// HandwashSensor
module HandwashSensor(
    input clk,
    input reset,
    input acceptLeftHandDistance,
    input [15:0] leftHandDistance,
    input acceptLeftHandGain,
    input [7:0] leftHandGain,
    input acceptRightHandDistance,
    input [15:0] rightHandDistance,
    input acceptRightHandGain,
    input [7:0] rightHandGain,
    output waterOn
);
==> flow/config.mk <==
export PLATFORM = sky130hd
export DESIGN_NAME = HandwashSensor
export DESIGN_NICKNAME = HandwashSensor
export VERILOG_FILES = /design/flow/design.v
export SDC_FILE = /design/flow/constraint.sdc
export NUM_CORES = 4
export LEC_CHECK = 0
export CAP_MARGIN = 20
export CORE_MARGIN = 2
export CORE_UTILIZATION = 72
export CTS_CLUSTER_DIAMETER = 376
export CTS_CLUSTER_SIZE = 100
export PLACE_DENSITY = 0.43
export SLEW_MARGIN = 20
==> flow/constraint.sdc <==
create_clock -name core_clock -period 6.03 [get_ports {clk}]
set_input_delay 1.2060 -clock core_clock [delete_from_list [all_inputs] [get_ports {clk}]]
set_output_delay 1.2060 -clock core_clock [all_outputs]
set_load 0.01 [all_outputs]
run.sh (not shown) runs the stock make flow with config.mk's settings and CLKGATE_MAP_FILE=.
Edit:
- CTS_CLUSTER_DIAMETER: 376 -> default
- CTS_CLUSTER_SIZE: 100 -> 97
- PLACE_DENSITY: 0.43 -> 0.41
- clock period: 6.03 -> 9.73 ns (I/O delays scaled with it)
What happened:
- The new run finished with timing, DRC and antenna clean
- worst setup slack is better by 3.7 ns
- synthesized area does not change
- cell count is about the same
- maximum frequency hardly moves
- wire length goes up by about 0.9%
- final area goes up by 0.35%
- global-route usage goes up by 0.19 points
- register-to-register slack is better by 3.7 ns
- flip-flop count is unchanged
- first-iteration DRC count goes up by about 25%
- worst hold slack is better by 0.013 ns
Edit:
- CORE_UTILIZATION: 72 -> 48
- CTS_CLUSTER_SIZE: 97 -> default
- PLACE_DENSITY: 0.41 -> default
- clock period: 9.73 -> 5.18 ns (I/O delays scaled with it)
Clock-buffer cell count goes down by 1.
Wire length goes down by 0.43%.
Setup slack gets worse by 4.4 ns.
Edit:
- CORE_UTILIZATION: 48 -> 72
- CTS_CLUSTER_DIAMETER: default -> 54
- SETUP_SLACK_MARGIN: default -> 0.45
- clock period: 5.18 -> 5.41 ns (I/O delays scaled with it)
- The changed run passed the timing, design-rule and antenna checks
- area after synthesis does not change
- total power rose by about 0.8%
- die area fell by 33%
- sequential share of layout area rose by 0.42 points
- maximum frequency rose by about 1.8%
- flip-flop count is unchanged
- via count rose by 2.7%
- final cell count fell by about 7%


## PW
The RTL this note starts from:
==> flow/design.v <==
module HandwashSensor(
    input clk,
    input reset,
    input acceptLeftHandDistance,
    input [15:0] leftHandDistance,
    input acceptLeftHandGain,
    input [7:0] leftHandGain,
    input acceptRightHandDistance,
    input [15:0] rightHandDistance,
    input acceptRightHandGain,
    input [7:0] rightHandGain,
    output waterOn
);
reg [15:0] leftHandDistanceHeld;
 always@(posedge clk)  begin
     if(reset)
         leftHandDistanceHeld <= 0;
     else if(acceptLeftHandDistance)
         leftHandDistanceHeld <= leftHandDistance;
     else
         leftHandDistanceHeld <= leftHandDistanceHeld;
 end
reg [7:0] leftHandGainHeld;
 always@(posedge clk)  begin
     if(reset)
         leftHandGainHeld <= 0;
     else if(acceptLeftHandGain)
         leftHandGainHeld <= leftHandGain;
     else
         leftHandGainHeld <= leftHandGainHeld;
 end
reg [15:0] rightHandDistanceHeld;
 always@(posedge clk)  begin
     if(reset)
         rightHandDistanceHeld <= 0;
     else if(acceptRightHandDistance)
         rightHandDistanceHeld <= rightHandDistance;
     else
         rightHandDistanceHeld <= rightHandDistanceHeld;
 end
reg [7:0] rightHandGainHeld;
 always@(posedge clk)  begin
     if(reset)
         rightHandGainHeld <= 0;
     else if(acceptRightHandGain)
         rightHandGainHeld <= rightHandGain;
     else
         rightHandGainHeld <= rightHandGainHeld;
 end
wire [15:0] leftHand;
 wire [23:0] leftHandDistanceHeld_Mult_leftHandGainHeld;
 DSP48_AxB dsp_leftHandDistanceHeld_Mult_leftHandGainHeld(
     .CLK(clk),
     .A({ {9{1'b0}}, leftHandDistanceHeld}),
     .B({ {10{1'b0}}, leftHandGainHeld}),
     .P(leftHandDistanceHeld_Mult_leftHandGainHeld)
 );
 reg [16:0] leftHandDistanceHeld_Mult_leftHandGainHeld_ShiftR_7;
 always@(posedge clk) begin
     if(reset)
         leftHandDistanceHeld_Mult_leftHandGainHeld_ShiftR_7 <= 0;
     else
         leftHandDistanceHeld_Mult_leftHandGainHeld_ShiftR_7 <= leftHandDistanceHeld_Mult_leftHandGainHeld >> 7;
 end
 assign leftHand = leftHandDistanceHeld_Mult_leftHandGainHeld_ShiftR_7;
wire [15:0] rightHand;
 wire [23:0] rightHandDistanceHeld_Mult_rightHandGainHeld;
 DSP48_AxB dsp_rightHandDistanceHeld_Mult_rightHandGainHeld(
     .CLK(clk),
     .A({ {9{1'b0}}, rightHandDistanceHeld}),
     .B({ {10{1'b0}}, rightHandGainHeld}),
     .P(rightHandDistanceHeld_Mult_rightHandGainHeld)
 );
 reg [16:0] rightHandDistanceHeld_Mult_rightHandGainHeld_ShiftR_7;
 always@(posedge clk) begin
     if(reset)
         rightHandDistanceHeld_Mult_rightHandGainHeld_ShiftR_7 <= 0;
     else
         rightHandDistanceHeld_Mult_rightHandGainHeld_ShiftR_7 <= rightHandDistanceHeld_Mult_rightHandGainHeld >> 7;
 end
 assign rightHand = rightHandDistanceHeld_Mult_rightHandGainHeld_ShiftR_7;
parameter threshold = 1500;
assign waterOn = leftHand != 0 && rightHand != 0 && (leftHand < threshold || rightHand < threshold);
endmodule
module DSP48_AxB
   (CLK,
    A,
    B,
    P);
  input CLK;
  input [24:0]A;
  input [17:0]B;
  output [42:0]P;
assign P = A*B;
endmodule
export LEC_CHECK = 0
export CAP_MARGIN = 35
export CELL_PAD_IN_SITES_DETAIL_PLACEMENT = 2
export CORE_ASPECT_RATIO = 1.68
export CORE_MARGIN = 2
export CORE_UTILIZATION = 35
export CTS_CLUSTER_SIZE = 88
export GPL_ROUTABILITY_DRIVEN = 1
export GPL_TIMING_DRIVEN = 1
export MAX_ROUTING_LAYER = met5
export PLACE_DENSITY_LB_ADDON = 0.08
export SLEW_MARGIN = 20
export TNS_END_PERCENT = 20
create_clock -name core_clock -period 5.46 [get_ports {clk}]
[inputs] JK vs PW
- GPL_ROUTABILITY_DRIVEN now 0, was 1
- CORE_UTILIZATION now 55, was 35
- CORE_ASPECT_RATIO now 0.5, was 1.68
- CELL_PAD_IN_SITES_DETAIL_PLACEMENT no longer set, was 2
- CTS_CLUSTER_DIAMETER now 361, previously not set
- SETUP_SLACK_MARGIN now -0.35, previously not set
- CTS_CLUSTER_SIZE now 78, was 88
- SLEW_MARGIN now 0, was 20
Findings:
In the tables for PW and JK, power consumed by combinational cells reads lower with JK. PW -> JK: final-stage net count flat. The sequential power of JK is lower than that of PW. Per the comparison of JK with PW, final design area excluding fillers dropped 120 µm²; post-detailed-routing wire length dropped 6500 µm; largest voltage drop on the vdd net dropped about 7%; total of buffers placed on input and output ports barely changed; sequential share of layout area barely changed. Compared with PW, JK instantiates a smaller number of cells. Cmp PW and JK / worst hold slack / lower: PW. JK vs. PW: buffer count excluding the clock tree in the final layout went down by 2.9%.
Power figures rest on the tool's default switching activity, not on a simulated workload.
